job 5977:
## AHB_Master_ALU_REG_pipelined
module AHB_Master_ALU_REG_pipelined (
    input wire        HCLK,        
    input wire        HRESETn,     
    output reg [31:0] HADDR,       
    output reg [2:0] HBURST,         
    output reg [2:0]  HSIZE,       
    output reg [1:0]  HTRANS,      
    output reg [31:0] HWDATA,      
    output reg        HWRITE,      
    input wire [31:0] HRDATA,      
    input wire        HREADY,      
    input wire        HRESP,
    input wire [63:0] cpu_inst
);
clock: 5.77 ns
lec_check: 0
cap_margin: 20
core_margin: 2
core_utilization: 40
place_density: 0.6
slew_margin: 20
run.sh (not shown) runs the stock make flow with config.mk's settings and CLKGATE_MAP_FILE=.
Input changes introduced in job 6098 (baseline for comparison: job 5977):
Settings: CORE_UTILIZATION changed from 40 to 65; MAX_ROUTING_LAYER newly set to met4; the clock period (ns, I/O delays scaled along) changed from 5.77 to 4.73.
Notes after the runs:
The final layout from job 5977, which completed every stage, passed the timing, design-rule and antenna checks at the end of the flow.
Job 6098 -> stages 100% | layout checks FAIL | negative setup slack
Fmax: job 6098 higher than job 5977
Taking job 5977 as the reference, in job 6098 clock period minus worst slack now smaller; wire length the detailed router placed on met1 now sits lower; area of the placeable core dropped 0.028 mm2; global-route usage over all layers up 18 points.
Job 6098: clock buffer count from CTS 4 below job 5977
Summary — number of well taps, job 6098 relative to job 5977: lower, by about 40%.
Here is what was changed in the inputs of job 9426 compared with job 6098.
Settings: CTS_CLUSTER_DIAMETER newly set to 27; CTS_CLUSTER_SIZE newly set to 34; CORE_UTILIZATION changed from 65 to 71.
==> comparison <==
Across job 6098 and job 9426, no clean finish was achieved. [job 6098] flow finished | final checks: failed | reasons: negative setup slack. Between job 6098 and job 9426, post-DP HPWL is lower for job 6098, job 9426 comes in above that. Number of buffers added for setup after CTS (higher): job 9426. Re die height: job 6098 and job 9426 aren't equal, and the lower value belongs to job 9426.

========
Starting RTL as in the previous note.
clock: 4.85 ns
lec_check: 0
cap_margin: 20
core_margin: 2
core_utilization: 70
cts_cluster_diameter: 27
cts_cluster_size: 44
gpl_routability_driven: 1
hold_slack_margin: -0.08
max_routing_layer: met4
place_density: 0.62
slew_margin: 10
The first run stopped in global routing (5_1_grt), error GRT-0232.
Edit:
- CORE_UTILIZATION: 70 -> 26
- CTS_CLUSTER_DIAMETER: 27 -> unset
- CTS_CLUSTER_SIZE: 44 -> unset
- GPL_ROUTABILITY_DRIVEN: 1 -> unset
- HOLD_SLACK_MARGIN: -0.08 -> unset
- MAX_ROUTING_LAYER: met4 -> unset
- PLACE_DENSITY: 0.62 -> 0.6
- SLEW_MARGIN: 10 -> 20
- clock period: 4.85 -> 5.77 ns (I/O delays scaled with it)
After rerunning: This time the run completed without violations. Die size rose to 2.7 times its value. Area after synthesis stays the same. Synthesized cell count is unchanged.

========
== wip/umber ==
AHB_Master_ALU_REG_pipelined again, from the RTL that the note above started with.
clock: 1.57 ns
lec_check: 0
abc_area: 1
cap_margin: 20
core_margin: 2
core_utilization: 72
cts_cluster_diameter: 399
place_density: 0.6
slew_margin: 20
wip/umber: it failed during clock tree synthesis, and the tool reported DPL-0038.
diff inputs: wip/umber => wip/sierra
Settings: a change of SLEW_MARGIN from 20 to 10; a deleted ABC_AREA that had been 1; an added CTS_CLUSTER_SIZE of 44; a change of CORE_UTILIZATION from 72 to 68; a deleted CTS_CLUSTER_DIAMETER that had been 399; an added HOLD_SLACK_MARGIN of -0.08; a change of PLACE_DENSITY from 0.6 to 0.62; an added GPL_ROUTABILITY_DRIVEN of 1; a change of the clock period (ns, I/O delays scaled along) from 1.57 to 4.85.
==> comparison <==
- Ran to the end and failed final checks on negative setup slack: wip/sierra.
- Going from wip/umber to wip/sierra, the multiplexer fraction of the synthesized cell area was found to have gone up by 17 points.
- The die outline width number comes out lower for wip/umber vs wip/sierra.
- Compared with wip/umber, in wip/sierra placed standard-cell area fell by about 12%, synthesized area rose by 1.3%, gate count of the mapped netlist fell by about 24%, post-synth area from yosys stat rose by 1.3%.
Here is what was changed in the inputs of wip/xenon compared with wip/sierra.
Settings: an added CTS_CLUSTER_DIAMETER of 347; a change of CORE_UTILIZATION from 68 to 71; a change of CTS_CLUSTER_SIZE from 44 to 17; a deleted GPL_ROUTABILITY_DRIVEN that had been 1; a change of SLEW_MARGIN from 10 to 20; an added MAX_ROUTING_LAYER of met4; a change of PLACE_DENSITY from 0.62 to 0.6; a deleted HOLD_SLACK_MARGIN that had been -0.08; a change of the clock period (ns, I/O delays scaled along) from 4.85 to 4.73.
## What came out
wip/xenon: complete, dirty (negative setup slack). Changes observed in wip/xenon relative to wip/sierra: cell area saw little to no change, proportion of cell area occupied by registers did not really move, worst setup slack lost 0.38 ns.
Input changes introduced in wip/raven (baseline for comparison: wip/xenon):
Settings: MAX_ROUTING_LAYER removed (was met4); CTS_CLUSTER_SIZE removed (was 17); CTS_CLUSTER_DIAMETER removed (was 347); CORE_UTILIZATION changed from 71 to 70; ABC_AREA newly set to 1; the clock period (ns, I/O delays scaled along) changed from 4.73 to 9.47.
--- outcome ---
- Both conditions hold for wip/raven: the flow ran to the end and the final layout passed the timing, design-rule and antenna checks.
- Summary of the comparison: area fraction in compound gates is higher in wip/raven, relative to wip/xenon.
- The sequential share of layout area in wip/raven sits 3.0 points above the value recorded for wip/xenon.
- In the flow results for wip/raven and wip/xenon, the clock tree buffer count of the final layout is larger on wip/raven.
- Compared with wip/xenon, wip/raven shows a higher routed length on met1.
- Going from wip/xenon to wip/raven, sequential cell area held; wire length reported by the detailed router dropped 4600 um.
Input-level comparison between wip/ember and wip/raven:
Settings: setting CTS_CLUSTER_SIZE to 36 for the first time; changing CORE_UTILIZATION from 70 to 68; removing ABC_AREA (formerly 1); changing SLEW_MARGIN from 20 to 10; setting GPL_ROUTABILITY_DRIVEN to 1 for the first time; changing CAP_MARGIN from 20 to 0; removing PLACE_DENSITY (formerly 0.6); changing the clock period (ns, I/O delays scaled along) from 9.47 to 4.85.
==> comparison <==
- | wip/ember | all stages done | FAIL | negative setup slack |
- For cell area, dividing the value from wip/raven by the value from wip/ember gives 0.908.
- wip/ember drops fewer vias than wip/raven.
- Summary of wip/ember over wip/raven: worst path setup slack after routing has decreased.
- WriteData[20] as the end of the critical path was reported by wip/raven, and HWDATA_t[29] by wip/ember.
### wip/ember -> wip/garnet
Settings: putting TNS_END_PERCENT at 95 where nothing was set; putting GPL_TIMING_DRIVEN at 0 where nothing was set; swapping 0 for 20 in CAP_MARGIN; putting PLACE_DENSITY_LB_ADDON at 0.19 where nothing was set; swapping 68 for 65 in CORE_UTILIZATION; putting CTS_CLUSTER_DIAMETER at 277 where nothing was set; putting ABC_AREA at 1 where nothing was set; putting HOLD_SLACK_MARGIN at 0.07 where nothing was set; swapping 36 for 55 in CTS_CLUSTER_SIZE; putting CELL_PAD_IN_SITES_DETAIL_PLACEMENT at 2 where nothing was set; swapping 4.85 for 8.57 in the clock period (ns, I/O delays scaled along).
[summary]
- wip/garnet: chip width about 1.6% above wip/ember
- Going from wip/ember to wip/garnet, share of synthesized area occupied by flip-flops and latches has increased; fraction of synthesis flops using an asynchronous set or reset pin has remained practically unchanged.
- Sort wip/ember and wip/garnet by area reported by Yosys stat, descending, and wip/ember comes first.
- Compared with wip/ember, in wip/garnet post-synthesis xor/xnor area fraction now sits lower, number of instances in the synthesized netlist increased by 899 relative to the old numbers, synthesized net count higher, synthesized area fell by about 1.3%.
- The flow ran to completion for all of wip/ember and wip/garnet but wip/garnet, which stopped partway.
- wip/garnet: DPL-0033 in detailed placement -> run aborted
- wip/garnet — chip area 3.2% higher, wip/ember as reference

========
AHB_Master_ALU_REG_pipelined again, from the RTL that the note above started with.
Settings: LEC_CHECK=0, ABC_AREA=1, CAP_MARGIN=40, CORE_ASPECT_RATIO=0.5, CORE_MARGIN=2, CORE_UTILIZATION=72, CTS_CLUSTER_DIAMETER=399, CTS_CLUSTER_SIZE=99, HOLD_SLACK_MARGIN=0.27, PLACE_DENSITY=0.37, SETUP_SLACK_MARGIN=0.46, SLEW_MARGIN=20; clock period 1.57 ns.
The starting point died in 4_1_cts.
Change:
- ABC_AREA: 1 -> not set
- CAP_MARGIN: 40 -> 20
- CORE_ASPECT_RATIO: 0.5 -> not set
- CORE_UTILIZATION: 72 -> 58
- CTS_CLUSTER_DIAMETER: 399 -> not set
- CTS_CLUSTER_SIZE: 99 -> not set
- HOLD_SLACK_MARGIN: 0.27 -> not set
- PLACE_DENSITY: 0.37 -> 0.6
- SETUP_SLACK_MARGIN: 0.46 -> not set
- clock period: 1.57 -> 4.85 ns (I/O delays scaled with it)
After rerunning: Now the flow completed and failed the layout checks on negative setup slack. Synthesized cell count falls by 24%. Area after synthesis increases by 1.3%. Die area came out higher by 25%.
Change:
- CAP_MARGIN: 20 -> 5
- CORE_UTILIZATION: 58 -> 71
- CTS_CLUSTER_DIAMETER: not set -> 27
- CTS_CLUSTER_SIZE: not set -> 44
- GPL_ROUTABILITY_DRIVEN: not set -> 1
- HOLD_SLACK_MARGIN: not set -> -0.08
- PLACE_DENSITY: 0.6 -> 0.62
- SLEW_MARGIN: 20 -> 10
With this change the flow never finished: it broke off in 5_1_grt.
Die size decreases by about 18%.
Area after synthesis is unchanged.
Synthesized cell count stays the same.
Change:
- CAP_MARGIN: 5 -> 20
- CELL_PAD_IN_SITES_DETAIL_PLACEMENT: not set -> 1
- CELL_PAD_IN_SITES_GLOBAL_PLACEMENT: not set -> 3
- CORE_UTILIZATION: 71 -> 40
- CTS_CLUSTER_DIAMETER: 27 -> not set
- CTS_CLUSTER_SIZE: 44 -> not set
- GPL_ROUTABILITY_DRIVEN: 1 -> not set
- HOLD_SLACK_MARGIN: -0.08 -> 0.17
- MIN_ROUTING_LAYER: not set -> met2
- PLACE_DENSITY: 0.62 -> not set
- SLEW_MARGIN: 10 -> 0
- TNS_END_PERCENT: not set -> 45
- clock period: 4.85 -> 6.0 ns (I/O delays scaled with it)
After rerunning: With this change the flow completed with no timing, DRC or antenna violations. Area after synthesis stays the same. Synthesized cell count is unchanged. Die size rose by 76%.

========
== build 8 ==
AHB_Master_ALU_REG_pipelined again, from the RTL that the note above started with.
clock: 6.0 ns
lec_check: 0
cap_margin: 0
cell_pad_in_sites_detail_placement: 1
cell_pad_in_sites_global_placement: 3
core_margin: 2
core_utilization: 40
cts_cluster_diameter: 36
cts_cluster_size: 85
gpl_routability_driven: 0
gpl_timing_driven: 1
max_routing_layer: met4
min_routing_layer: met1
place_density: 0.6
setup_slack_margin: 1.45
slew_margin: 20
Input changes introduced in build 20 (baseline for comparison: build 8):
- removing GPL_TIMING_DRIVEN (formerly 1)
- changing CAP_MARGIN from 0 to 20
- changing CTS_CLUSTER_DIAMETER from 36 to 28
- removing MIN_ROUTING_LAYER (formerly met1)
- removing CELL_PAD_IN_SITES_DETAIL_PLACEMENT (formerly 1)
- removing SETUP_SLACK_MARGIN (formerly 1.45)
- removing CELL_PAD_IN_SITES_GLOBAL_PLACEMENT (formerly 3)
- changing CORE_UTILIZATION from 40 to 72
- changing CTS_CLUSTER_SIZE from 85 to 35
- removing GPL_ROUTABILITY_DRIVEN (formerly 0)
- changing the clock period (ns, I/O delays scaled along) from 6.0 to 4.73
### Flow results
- FAIL build 20 @ 5_1_grt: tool exited with error
- Number of buffers inserted to repair setup after CTS shrinks by more than a quarter when moving from build 8 to build 20.
- Lower number of placement rows among build 20 and build 8: build 20
- There was hardly any difference in gate count after technology mapping between build 20 and build 8.
- Against build 8, die size in build 20 came out better.
- Floorplan-stage core utilization in build 20 vs build 8: up 32 points
- Build 20 against build 8: post-synthesis register bit count shows no meaningful change, post-cts gate resize count shows a reduction of 24, area of the placeable core shows a reduction of 45%, HPWL after detailed placement shows a reduction of about 9%, number of cells in the design after placement shows a reduction of 245.
- Compare build 20 and build 8 | total clock buffers created by CTS lower: build 20
For build 43, these inputs were changed with respect to build 20:
- CAP_MARGIN now 0, was 20
- MAX_ROUTING_LAYER no longer set, was met4
- ABC_AREA now 1, previously not set
- CTS_CLUSTER_SIZE now 99, was 35
- SETUP_SLACK_MARGIN now 0.46, previously not set
- SLEW_MARGIN now 40, was 20
- TNS_END_PERCENT now 5, previously not set
- CORE_ASPECT_RATIO now 0.5, previously not set
- CTS_CLUSTER_DIAMETER now 399, was 28
- the clock period (ns, I/O delays scaled along) now 1.57, was 4.73
## What came out
In the summary table, build 43 is marked failed, with error DPL-0033 raised in 4_1_cts. Post-synthesis simple-gate area fraction in build 43 is 12 points above build 20. Compared with build 20, in build 43 summed standard-cell area reported by yosys shrank by about 1.3%, die outline area went down by 1.0%, number of unique standard cell types used by synthesis now smaller, sequential cell area fraction in the yosys report up 0.53 points, share of the core filled by cells before placement grew by 0.28 points. Summary of build 43 over build 20: netlist area before placement shows a reduction of 1.3%, share of cell area taken by muxes after synthesis shows a reduction of 17 points, total cell area at the placement stage shows an increase of 13%, total core area shows a reduction of about 1.7%, die extent in x shows an increase of 40%.
Input-level comparison between build 51 and build 43:
- CAP_MARGIN: 0 -> 20
- HOLD_SLACK_MARGIN: unset -> 0.27
- PLACE_DENSITY: 0.6 -> 0.37
- TNS_END_PERCENT: 5 -> unset
- SLEW_MARGIN: 40 -> 20
Findings:
Build 51: DPL-0038 in 4_1_cts -> run aborted. Comparing build 43 against build 51, there is no change at all in area share of and-or/or-and cells after synthesis. Going from build 43 to build 51, pre-placement core utilization was more or less identical; routability congestion estimate from global placement went up by 6.5%; total instance count after detailed placement went down by 0.39%; placement-stage worst setup slack went up by 0.069 ns. Combined area of all synthesized cells came out exactly the same in build 51 and build 43. Diff build 43..build 51 | synthesized cell count | unchanged. Any difference in tally of unique sky130hd cells used after synthesis between build 51 and build 43 is small enough to ignore. Build 43 -> build 51: die size delta 0, exact match. The total placed instance area reported for build 51 is greater than that of build 43 by 0.36%.
